## quartz
Design ARMProcessor, start of the top module:
module ARMProcessor(
	input clk,
	input reset,
	output[31:0] pc,
	input[31:0] inst,
	input nIRQ,
	output[3:0] be,
	output[31:0] memaddr,
	output memwrite,
	output memread,
	output[31:0] writedata,
	input[31:0] readdata
	);
make LEC_CHECK=0 CAP_MARGIN=20 CORE_MARGIN=2 CORE_UTILIZATION=65 SLEW_MARGIN=20 finish   # period 6.06 ns
run.sh (not shown) runs the stock make flow with config.mk's settings and CLKGATE_MAP_FILE=.
What ended quartz was a tool error in global routing (5_1_grt); the run never finished.
Input-level comparison between amber and quartz:
- CTS_CLUSTER_SIZE: unset -> 74
- CTS_CLUSTER_DIAMETER: unset -> 368
- CORE_UTILIZATION: 65 -> 72
- ABC_AREA: unset -> 1
- SETUP_SLACK_MARGIN: unset -> 1.12
- the clock period (ns, I/O delays scaled along): 6.06 -> 4.34
Run status, amber: aborted in clock tree synthesis (4_1_cts), error DPL-0038
Comparing amber and quartz, the higher placeable core area is on quartz.
Diff amber and quartz: number of rows created at floorplan lower in amber
For quartz, the main logic family after synthesis was multiplexers, unlike amber, where it was AND-OR/OR-AND gates.
amber vs. quartz: tally of unique sky130hd cells used after synthesis decreased 34, die width decreased about 2.6%, chip area from the yosys synthesis statistics increased about 5%, synthesized cell count increased 2,168.
Setup changes, amber to juniper
- changing SETUP_SLACK_MARGIN from 1.12 to 2.5
- removing ABC_AREA (formerly 1)
- removing CTS_CLUSTER_DIAMETER (formerly 368)
- changing CORE_UTILIZATION from 72 to 53
- removing CTS_CLUSTER_SIZE (formerly 74)
- changing the clock period (ns, I/O delays scaled along) from 4.34 to 7.95
### Flow results
- No stage failed in juniper, and the final checks on the layout all came back clean.
- Compared with amber, juniper shows simple-gate share of the synthesized area lower by 11 points.
- Multiplexer share of the synthesized area delta for juniper relative to amber: 24 points higher
- Against amber as the reference, juniper delivers a higher area of the core region.
- Cmp amber and juniper / total die area / lower: amber
--- input diff juniper..lagoon ---
- a change of CORE_UTILIZATION from 53 to 68
- a deleted SETUP_SLACK_MARGIN that had been 2.5
- an added CTS_CLUSTER_SIZE of 74
- an added ABC_AREA of 1
- a change of the clock period (ns, I/O delays scaled along) from 7.95 to 4.34
==> results <==
- lagoon is listed as incomplete: the tool reported an error in clock tree synthesis (4_1_cts) and the run ended there.
- Against juniper, chip area line of the yosys report in lagoon rose by a few percent.
- Higher area share of xor/xnor cells in the synthesized design was reported by juniper, not lagoon.
- In lagoon relative to juniper, full die area had gone down by more than 10%.
- Looking at synthesized area, lagoon sits 5.0% higher than juniper does.
- Delta (lagoon minus juniper): die height now smaller; mean cell area of the mapped netlist lost about 35%.
- Compared with juniper, in lagoon synthesized cell count went up by 2,168; number of distinct library cells after synthesis moved down.
Input-level comparison between indigo and lagoon:
- setting MAX_ROUTING_LAYER to met4 for the first time
- setting CTS_CLUSTER_DIAMETER to 97 for the first time
- removing CTS_CLUSTER_SIZE (formerly 74)
- removing ABC_AREA (formerly 1)
- changing CORE_UTILIZATION from 68 to 40
- changing the clock period (ns, I/O delays scaled along) from 4.34 to 9.0
Notes after the runs:
Per the comparison of indigo with lagoon, final RePlAce weighted congestion fell by 0.32; overall die area went up about 60%; average size of a mapped cell up 55%. Sort lagoon and indigo by post-synthesis instance total asc -> top: indigo. Between lagoon and indigo, area reported by Yosys stat is lower for indigo, lagoon comes in above that. Looking at multiplexer share of the synthesized area across lagoon and indigo, the one that comes out higher is indigo. Run comparison: indigo prevailing logic family in the synthesized netlist multiplexers; lagoon prevailing logic family in the synthesized netlist AND-OR/OR-AND gates. Compared with lagoon, in indigo placed cell count down 2,585; area fraction in compound gates down 11 points; area after synthesis down 4.8%. The flow did not stop early for indigo: all stages ran, and the layout cleared the timing, DRC and antenna checks.

========
ARMProcessor again, from the RTL that the note above started with.
// ARMProcessor
module ARMProcessor(
	input clk,
	input reset,
	output[31:0] pc,
	input[31:0] inst,
	input nIRQ,
	output[3:0] be,
	output[31:0] memaddr,
	output memwrite,
	output memread,
	output[31:0] writedata,
	input[31:0] readdata
	);
export LEC_CHECK = 0
export CAP_MARGIN = 20
export CORE_MARGIN = 2
export CORE_UTILIZATION = 40
export SETUP_SLACK_MARGIN = 2.5
export SLEW_MARGIN = 20
create_clock -name core_clock -period 7.95 [get_ports {clk}]
Rerun with:
Settings changed: CORE_UTILIZATION 40 to 71, CTS_CLUSTER_DIAMETER set to 193, MAX_ROUTING_LAYER set to met4.
Clock period 7.95 ns to 7.74 ns, I/O delays scaled along.
Result:
- With this change the flow did not get past global routing (5_1_grt)
- die size falls by 43%
- area after synthesis stays the same
- synthesized cell count stays the same
Rerun with:
Settings changed: CTS_CLUSTER_SIZE set to 29, PLACE_DENSITY set to 0.92.
Clock period 7.74 ns to 4.86 ns, I/O delays scaled along.
What happened: With this change the flow died in clock tree synthesis (4_1_cts); synthesized area stays the same; die area is unchanged; synthesized cell count does not change.

========
ARMProcessor again, from the RTL that the note above started with.
clock: 10.2 ns
lec_check: 0
abc_area: 1
cap_margin: 35
cell_pad_in_sites_detail_placement: 0
core_aspect_ratio: 1.17
core_margin: 5
core_utilization: 56
cts_cluster_diameter: 363
cts_cluster_size: 22
gpl_routability_driven: 1
hold_slack_margin: 0.06
max_routing_layer: met4
min_routing_layer: met2
place_density_lb_addon: 0.07
slew_margin: 5
The baseline died in global routing (5_1_grt).
Change:
ABC_AREA = unset   (was 1)
CAP_MARGIN = 15   (was 35)
CORE_ASPECT_RATIO = unset   (was 1.17)
CORE_MARGIN = 2   (was 5)
CORE_UTILIZATION = 58   (was 56)
GPL_ROUTABILITY_DRIVEN = unset   (was 1)
HOLD_SLACK_MARGIN = unset   (was 0.06)
MAX_ROUTING_LAYER = unset   (was met4)
MIN_ROUTING_LAYER = unset   (was met2)
PLACE_DENSITY_LB_ADDON = unset   (was 0.07)
SLEW_MARGIN = 20   (was 5)
clock period = 4.46 ns   (was 10.2 ns; I/O delays follow)
=> Now the flow finished but failed the layout checks on setup timing; die size drops by 12%; synthesized cell count went down by 39%; synthesized area is lower by 4.8%.
Change:
CAP_MARGIN = 20   (was 15)
CELL_PAD_IN_SITES_DETAIL_PLACEMENT = unset   (was 0)
CTS_CLUSTER_DIAMETER = unset   (was 363)
CTS_CLUSTER_SIZE = 37   (was 22)
SETUP_SLACK_MARGIN = -0.44   (was unset)
TNS_END_PERCENT = 5   (was unset)
clock period = 4.42 ns   (was 4.46 ns; I/O delays follow)
What happened: This time the run ended with an error in global routing (5_1_grt); area after synthesis is unchanged; die size stays the same; synthesized cell count stays the same.

========
== the reference run ==
Starting RTL as in the previous note.
Settings: LEC_CHECK=0, CAP_MARGIN=15, CELL_PAD_IN_SITES_DETAIL_PLACEMENT=0, CORE_ASPECT_RATIO=1.17, CORE_MARGIN=5, CORE_UTILIZATION=56, CTS_CLUSTER_DIAMETER=363, CTS_CLUSTER_SIZE=22, GPL_ROUTABILITY_DRIVEN=1, HOLD_SLACK_MARGIN=0.06, MAX_ROUTING_LAYER=met4, MIN_ROUTING_LAYER=met1, PLACE_DENSITY_LB_ADDON=0.07, SLEW_MARGIN=5; clock period 10.2 ns.
The reference run completed every stage of the flow, and the final layout passed the timing, DRC and antenna checks.
Input-level comparison between the trial run and the reference run:
==> flow/config.mk <==
export PLATFORM = sky130hd
export DESIGN_NAME = ARMProcessor
export DESIGN_NICKNAME = ARMProcessor
export VERILOG_FILES = /design/flow/design.v
export SDC_FILE = /design/flow/constraint.sdc
export NUM_CORES = 4
export LEC_CHECK = 0
export CAP_MARGIN = 20
export CORE_MARGIN = 2
export CORE_UTILIZATION = 66
export CTS_CLUSTER_DIAMETER = 42
export CTS_CLUSTER_SIZE = 41
export MAX_ROUTING_LAYER = met4
export SETUP_SLACK_MARGIN = -0.33
export SLEW_MARGIN = 20
==> flow/constraint.sdc <==
create_clock -name core_clock -period 6.14 [get_ports {clk}]
set_input_delay 1.2280 -clock core_clock [delete_from_list [all_inputs] [get_ports {clk}]]
set_output_delay 1.2280 -clock core_clock [all_outputs]
set_load 0.01 [all_outputs]
## What came out
Stage in which a tool error killed the trial run: 5_1_grt.
Summary of the trial run over the reference run: chip area shrank by 14000 um^2, standard-cell row count shrank by 15%.
The run showing the smaller core utilization at floorplan is the reference run.
Of the trial run and the reference run, the higher final HPWL from detailed placement belongs to the trial run.
Diff the reference run -> the trial run: number of gates resized after CTS higher; total number of H-tree levels now larger; cell area after placement increased by about 10% relative to the old numbers; final weighted congestion in routability-driven placement increased by 7.2% relative to the old numbers.
The trial run: die height is 16% lower than what the reference run reported.

========
fjord:
ARMProcessor again, from the RTL that the note above started with.
==> flow/config.mk <==
export PLATFORM = sky130hd
export DESIGN_NAME = ARMProcessor
export DESIGN_NICKNAME = ARMProcessor
export VERILOG_FILES = /design/flow/design.v
export SDC_FILE = /design/flow/constraint.sdc
export NUM_CORES = 4
export LEC_CHECK = 0
export ABC_AREA = 1
export CAP_MARGIN = 20
export CORE_MARGIN = 2
export CORE_UTILIZATION = 72
export CTS_CLUSTER_SIZE = 74
export PLACE_DENSITY = 0.35
export SETUP_SLACK_MARGIN = 1.12
export SLEW_MARGIN = 20
==> flow/constraint.sdc <==
create_clock -name core_clock -period 4.34 [get_ports {clk}]
set_input_delay 0.8680 -clock core_clock [delete_from_list [all_inputs] [get_ports {clk}]]
set_output_delay 0.8680 -clock core_clock [all_outputs]
set_load 0.01 [all_outputs]
Status(fjord) = ERROR, stage = 4_1_cts
Inputs modified between fjord and willow:
Settings: changing PLACE_DENSITY from 0.35 to 0.92.
--- outcome ---
- willow terminated abnormally: 4_1_cts reported DPL-0038.
- Comparing fjord against willow, there is no change at all in simple logic cell fraction of the synthesized area.
- Final weighted congestion in routability-driven placement in willow is 0.048 higher than in fjord
- Count of distinct cell types in the synthesized netlist of fjord is on par with willow.
- fjord → willow: area fraction in mux cells held steady; post-placement cell count down 0.77%; synthesized cell count neither gained nor lost much; pre-CTS setup slack lost 190 ps.
- Taking fjord as the reference, in willow yosys stat cell total held steady; HPWL after detailed placement grew by 2.3%.
- Diff fjord..willow | chip area in the Yosys report | unchanged
Setup changes, willow to umber
Settings: PLACE_DENSITY: 0.92 -> unset; TNS_END_PERCENT: unset -> 5; SETUP_SLACK_MARGIN: 1.12 -> unset; ABC_AREA: 1 -> unset; CTS_CLUSTER_SIZE: 74 -> 37; CORE_UTILIZATION: 72 -> 58; the clock period (ns, I/O delays scaled along): 4.34 -> 4.42.
--- outcome ---
- Against willow as the reference, umber delivers a lower worst setup timing slack at the placement stage.
- umber vs willow, area of the chip went up by about 18%.
- Of umber and willow, the lower die span in y belongs to willow.
- As far as register bit count reported by yosys goes, umber and willow are indistinguishable; the numbers are identical.
- Lower cell count listed in synth_stat.txt goes to umber over willow.
- Completing all stages was not enough for umber: its layout failed the final checks because of negative setup slack.
- willow: it failed during 4_1_cts, and the tool reported DPL-0038.
- The lower mux share of post-synthesis cell area of umber and willow is in willow.
- umber against willow: simple-gate share of the synthesized area went down by 11 points, final estimated routing congestion in global placement moved down, area figure in the yosys stat output decreased 4.8%.
- Of umber and willow, umber shows the lower synthesized-area fraction occupied by ao, oa, aoi and oai cells, with willow above it.
The inputs of garnet differ from those of umber as listed below.
Settings: removing CTS_CLUSTER_SIZE (formerly 37); changing CORE_UTILIZATION from 58 to 46; removing TNS_END_PERCENT (formerly 5); setting SETUP_SLACK_MARGIN to 1.14 for the first time.
Results
Complete run, failing final checks: garnet, reason negative setup slack.
Run comparison: umber first element of the critical path inst[16]; garnet first element of the critical path _RegisterFile.registers[15][4]$_DFFE_PP_
Cell count in garnet is 350 above umber.
Between umber and garnet, the areal power density over the cells figures differ only marginally.
Compared with umber, routed wire length in garnet decreased by a few percent.
garnet vs. umber: worst hold slack decreased by 18 ps relative to the old numbers, count of clock buffers in the final design picked up an extra about 5%, share of the cycle needed by the critical path after routing decreased 3.3 points, top achievable clock speed rose about 2.3%.
Max-slew headroom at the worst pin in garnet is 18 points higher than in umber
On layout overhead on the synthesized area: garnet sits above umber.
Here is what was changed in the inputs of yarrow compared with garnet.
Settings: CTS_CLUSTER_SIZE newly set to 100; PLACE_DENSITY newly set to 0.42; CTS_CLUSTER_DIAMETER newly set to 400; SETUP_SLACK_MARGIN removed (was 1.14); ABC_AREA newly set to 1; CORE_UTILIZATION changed from 46 to 72; the clock period (ns, I/O delays scaled along) changed from 4.42 to 4.91.
Results
- yarrow reports a higher post-placement cell area than garnet does.
- Against garnet as the reference, yarrow delivers a higher pre-CTS setup slack.
- Relative to garnet, proportion of synthesized chip area in sequential cells decreased by 1.9 points in yarrow.
- On total core area, yarrow does better than garnet.
- Per the comparison of yarrow with garnet, chip height lost 53 µm, area of the mapped netlist saw an increase, adder-cell share of the synthesized area lower, post-synthesis cell type count lower, post-CTS setup buffer count went down by 10.
- Taking garnet over yarrow, the count of standard-cell rows ratio works out to 1.2.
- yarrow did not run to completion, as it errored out during 5_1_grt.
Power is estimated from default activity; no workload was simulated.
